==> run a: inputs <==
Design BreakoutControl, start of the top module:
module BreakoutControl(clk_50, strt, rst, L, R, tick, color, pix_x, pix_y, ball_x, ball_y, pad_x, bricks, win, lose);
Settings: LEC_CHECK=0, CAP_MARGIN=20, CORE_ASPECT_RATIO=1.93, CORE_MARGIN=8, CORE_UTILIZATION=35, GPL_ROUTABILITY_DRIVEN=0, GPL_TIMING_DRIVEN=1, HOLD_SLACK_MARGIN=0.22, PLACE_DENSITY=0.65, SLEW_MARGIN=40; clock period 8.2 ns.
run.sh (not shown) runs the stock make flow with config.mk's settings and CLKGATE_MAP_FILE=.
==> run b: changes against run a <==
- CAP_MARGIN: 20 -> 10
- CORE_ASPECT_RATIO: 1.93 -> default
- CORE_MARGIN: 8 -> 2
- CORE_UTILIZATION: 35 -> 72
- CTS_CLUSTER_SIZE: default -> 80
- GPL_ROUTABILITY_DRIVEN: 0 -> 1
- GPL_TIMING_DRIVEN: 1 -> default
- HOLD_SLACK_MARGIN: 0.22 -> default
- MAX_ROUTING_LAYER: default -> met5
- PLACE_DENSITY: 0.65 -> default
- PLACE_DENSITY_LB_ADDON: default -> 0.0
- SETUP_SLACK_MARGIN: default -> 0.67
- SLEW_MARGIN: 40 -> 20
==> flow/constraint.sdc (replaced) <==
create_clock -name core_clock -period 2.35 [get_ports {clk_50}]
set_input_delay 0.4700 -clock core_clock [delete_from_list [all_inputs] [get_ports {clk_50}]]
set_output_delay 0.4700 -clock core_clock [all_outputs]
set_load 0.01 [all_outputs]
==> run c: changes against run a <==
- ABC_AREA: default -> 1
- CAP_MARGIN: 20 -> 10
- CORE_ASPECT_RATIO: 1.93 -> default
- CORE_MARGIN: 8 -> 2
- CORE_UTILIZATION: 35 -> 72
- CTS_CLUSTER_DIAMETER: default -> 204
- CTS_CLUSTER_SIZE: default -> 41
- GPL_TIMING_DRIVEN: 1 -> default
- HOLD_SLACK_MARGIN: 0.22 -> default
- MAX_ROUTING_LAYER: default -> met4
- PLACE_DENSITY: 0.65 -> default
- PLACE_DENSITY_LB_ADDON: default -> 0.01
- SETUP_SLACK_MARGIN: default -> 0.76
- SLEW_MARGIN: 40 -> 20
==> flow/constraint.sdc (replaced) <==
create_clock -name core_clock -period 2.64 [get_ports {clk_50}]
set_input_delay 0.5280 -clock core_clock [delete_from_list [all_inputs] [get_ports {clk_50}]]
set_output_delay 0.5280 -clock core_clock [all_outputs]
set_load 0.01 [all_outputs]
==> summary of the runs <==
Run b aborted during clock tree synthesis. Run a finished with timing, DRC and antenna clean. Run c aborted during global routing with GRT-0232.
Of run b and run c, run c has the higher die size (gap about 6%, measured against run c).
In synthesized cell count, run a and run b do not differ.
In area after synthesis, run a and run b do not differ.

* * *

==> lagoon <==
Starting RTL as in the previous note.
==> flow/config.mk <==
export PLATFORM = sky130hd
export DESIGN_NAME = BreakoutControl
export DESIGN_NICKNAME = BreakoutControl
export VERILOG_FILES = /design/flow/design.v
export SDC_FILE = /design/flow/constraint.sdc
export NUM_CORES = 4
export LEC_CHECK = 0
export CAP_MARGIN = 40
export CORE_MARGIN = 2
export CORE_UTILIZATION = 72
export CTS_CLUSTER_DIAMETER = 229
export CTS_CLUSTER_SIZE = 86
export GPL_ROUTABILITY_DRIVEN = 1
export MAX_ROUTING_LAYER = met5
export PLACE_DENSITY = 0.38
export SLEW_MARGIN = 20
==> flow/constraint.sdc <==
create_clock -name core_clock -period 2.23 [get_ports {clk_50}]
set_input_delay 0.4460 -clock core_clock [delete_from_list [all_inputs] [get_ports {clk_50}]]
set_output_delay 0.4460 -clock core_clock [all_outputs]
set_load 0.01 [all_outputs]
==> garnet: changes against lagoon <==
- ABC_AREA: unset -> 1
- CAP_MARGIN: 40 -> 10
- CTS_CLUSTER_DIAMETER: 229 -> 55
- CTS_CLUSTER_SIZE: 86 -> 41
- GPL_ROUTABILITY_DRIVEN: 1 -> 0
- HOLD_SLACK_MARGIN: unset -> -0.07
- PLACE_DENSITY: 0.38 -> 0.42
- SETUP_SLACK_MARGIN: unset -> -0.12
==> flow/constraint.sdc (replaced) <==
create_clock -name core_clock -period 2.64 [get_ports {clk_50}]
set_input_delay 0.5280 -clock core_clock [delete_from_list [all_inputs] [get_ports {clk_50}]]
set_output_delay 0.5280 -clock core_clock [all_outputs]
set_load 0.01 [all_outputs]
==> qor summary <==
|  | garnet | lagoon |
|---|---|---|
| Status | finished with violations | did not finish |
| Last stage reached | - | 5_1_grt |
| Reasons for failing layout checks | negative hold slack, negative setup slack | - |
| Area of the die | 26900 um^2 | 25300 um^2 |
| Synth cell types | 70 | 83 |
| Netlist area before placement | 18400 um^2 | 17300 um^2 |
| Sequential share of the synthesized area | 32.2% | 34.1% |
| Pre-CTS setup slack | -0.420 ns | -1.27 ns |
| Cell with the most instances after synthesis | nand2_1 | dfrtp_1 |
| Post-CTS sizing | 17 | 321 |
| Adder-Cell Fraction of Synth Area | 10.6% | 11.2% |
| XORs/XNORs by Area | 4.35% | 5.60% |
| Yosys cell count | 2550 | 2025 |
| Cell total after placement | 3039 | 2677 |
| Number of placement rows | 58 | 56 |
| Number of buffers added to fix hold violations after cts | 0 | 1 |
| Die outline height | 164 um | 159 um |
| Total half-perimeter wirelength after legalization and detailed placement | 44300 um | 45700 um |
| Area of placed instances | 20500 um^2 | 21200 um^2 |
| Area share of and/or/nand/nor cells after synthesis | 27.8% | 19.1% |
| Area fraction in mux cells | 0.0544% | 1.76% |
| Synthesized netlist cell count | 2550 | 2025 |
| Clock buffers created by TritonCTS | 23 | 6 |
| Initial Utilization | 73.1% | 73.7% |
| CORE AREA | 25200 um^2 | 23500 um^2 |
| Top-area cell share | 27.4% | 29.1% |
| Fraction of the mapped netlist area in compound gates | 14.9% | 22.2% |

* * *

==> 07-18: inputs <==
Starting RTL as in the previous note.
Settings: LEC_CHECK=0, CAP_MARGIN=20, CORE_MARGIN=2, CORE_UTILIZATION=58, CTS_CLUSTER_SIZE=41, SETUP_SLACK_MARGIN=1.86, SLEW_MARGIN=20, TNS_END_PERCENT=5; clock period 6.76 ns.
==> 11-26: changes against 07-18 <==
==> flow/config.mk (replaced) <==
export PLATFORM = sky130hd
export DESIGN_NAME = BreakoutControl
export DESIGN_NICKNAME = BreakoutControl
export VERILOG_FILES = /design/flow/design.v
export SDC_FILE = /design/flow/constraint.sdc
export NUM_CORES = 4
export LEC_CHECK = 0
export CAP_MARGIN = 10
export CORE_MARGIN = 2
export CORE_UTILIZATION = 72
export CTS_CLUSTER_SIZE = 41
export GPL_ROUTABILITY_DRIVEN = 1
export MAX_ROUTING_LAYER = met5
export PLACE_DENSITY_LB_ADDON = 0.0
export SLEW_MARGIN = 20
==> flow/constraint.sdc (replaced) <==
create_clock -name core_clock -period 2.35 [get_ports {clk_50}]
set_input_delay 0.4700 -clock core_clock [delete_from_list [all_inputs] [get_ports {clk_50}]]
set_output_delay 0.4700 -clock core_clock [all_outputs]
set_load 0.01 [all_outputs]
==> 07-16: changes against 07-18 <==
==> flow/config.mk (replaced) <==
export PLATFORM = sky130hd
export DESIGN_NAME = BreakoutControl
export DESIGN_NICKNAME = BreakoutControl
export VERILOG_FILES = /design/flow/design.v
export SDC_FILE = /design/flow/constraint.sdc
export NUM_CORES = 4
export LEC_CHECK = 0
export CAP_MARGIN = 5
export CORE_MARGIN = 2
export CORE_UTILIZATION = 52
export CTS_CLUSTER_DIAMETER = 61
export CTS_CLUSTER_SIZE = 41
export GPL_ROUTABILITY_DRIVEN = 1
export MAX_ROUTING_LAYER = met5
export PLACE_DENSITY_LB_ADDON = 0.04
export SLEW_MARGIN = 20
==> flow/constraint.sdc (replaced) <==
create_clock -name core_clock -period 2.94 [get_ports {clk_50}]
set_input_delay 0.5880 -clock core_clock [delete_from_list [all_inputs] [get_ports {clk_50}]]
set_output_delay 0.5880 -clock core_clock [all_outputs]
set_load 0.01 [all_outputs]
==> summary of the runs <==
11-26 did not get past clock tree synthesis (4_1_cts) with DPL-0038. 07-16 produced a layout that fails on setup timing. 07-18 finished clean. Of 07-16 and 07-18, 07-16 has the higher cell area (gap 14%, measured against 07-18). Against 07-16, the clock power of 07-18 is smaller by 55%. Against 07-18, the clock-buffer cell count of 07-16 is lower by 13. Between 07-16 and 07-18, the lower non-clock buffer count is in 07-18 (gap 261). Between 07-16 and 07-18, the lower worst hold slack is in 07-16 (gap 64 ps). The combinational power of 07-16 is 3.6 times that of 07-18. Between 07-18 and 07-16, the lower clock skew is in 07-18 (gap 12 ps). The lowest die size belongs to 11-26, the highest to 07-16. In 07-16 the register-to-register slack is lower than in 07-18, by 2700 ps.
==> figures <==
item	07-16	07-18	11-26
Total number of H-tree levels	1	1	-
Clock network power consumption	3250 µW	1450 µW	-
Number of diodes	0	1	-
CTS Sinks	235	235	-
Sequential share of power	0.205	0.294	-
Net load switching power	7930 µW	2890 µW	-
P_leak	0.00941 µW	0.00799 µW	-
Num tapcells	442	390	-
HPWL after detailed placement	42,600 µm	38,900 µm	47,200 µm
Run status	finished with violations	no timing/DRC/antenna violations	aborted with a tool error
Stage where the flow stopped	-	-	clock tree synthesis (4_1_cts)
Layout check failures	setup timing	-	-
Number of setup buffers added after CTS	14	0	-
Count of plain and timing-repair buffers in the layout	343	82	-
Total clock buffers created by CTS	23	26	-
Number of logic inverters in the finished layout	100	100	-
Clock buf/inv share	0.0384	0.0466	-
RSZ-0062 raised after global routing	yes	no	-
Tightest slew margin relative to the limit	0.379	0.225	-
Fin area	0.0216 mm²	0.0189 mm²	-
Start-to-end type of the worst setup path	register to register	register to register	-
Largest driver fanout on the critical path	4	18	-
Power is estimated from default activity; no workload was simulated.
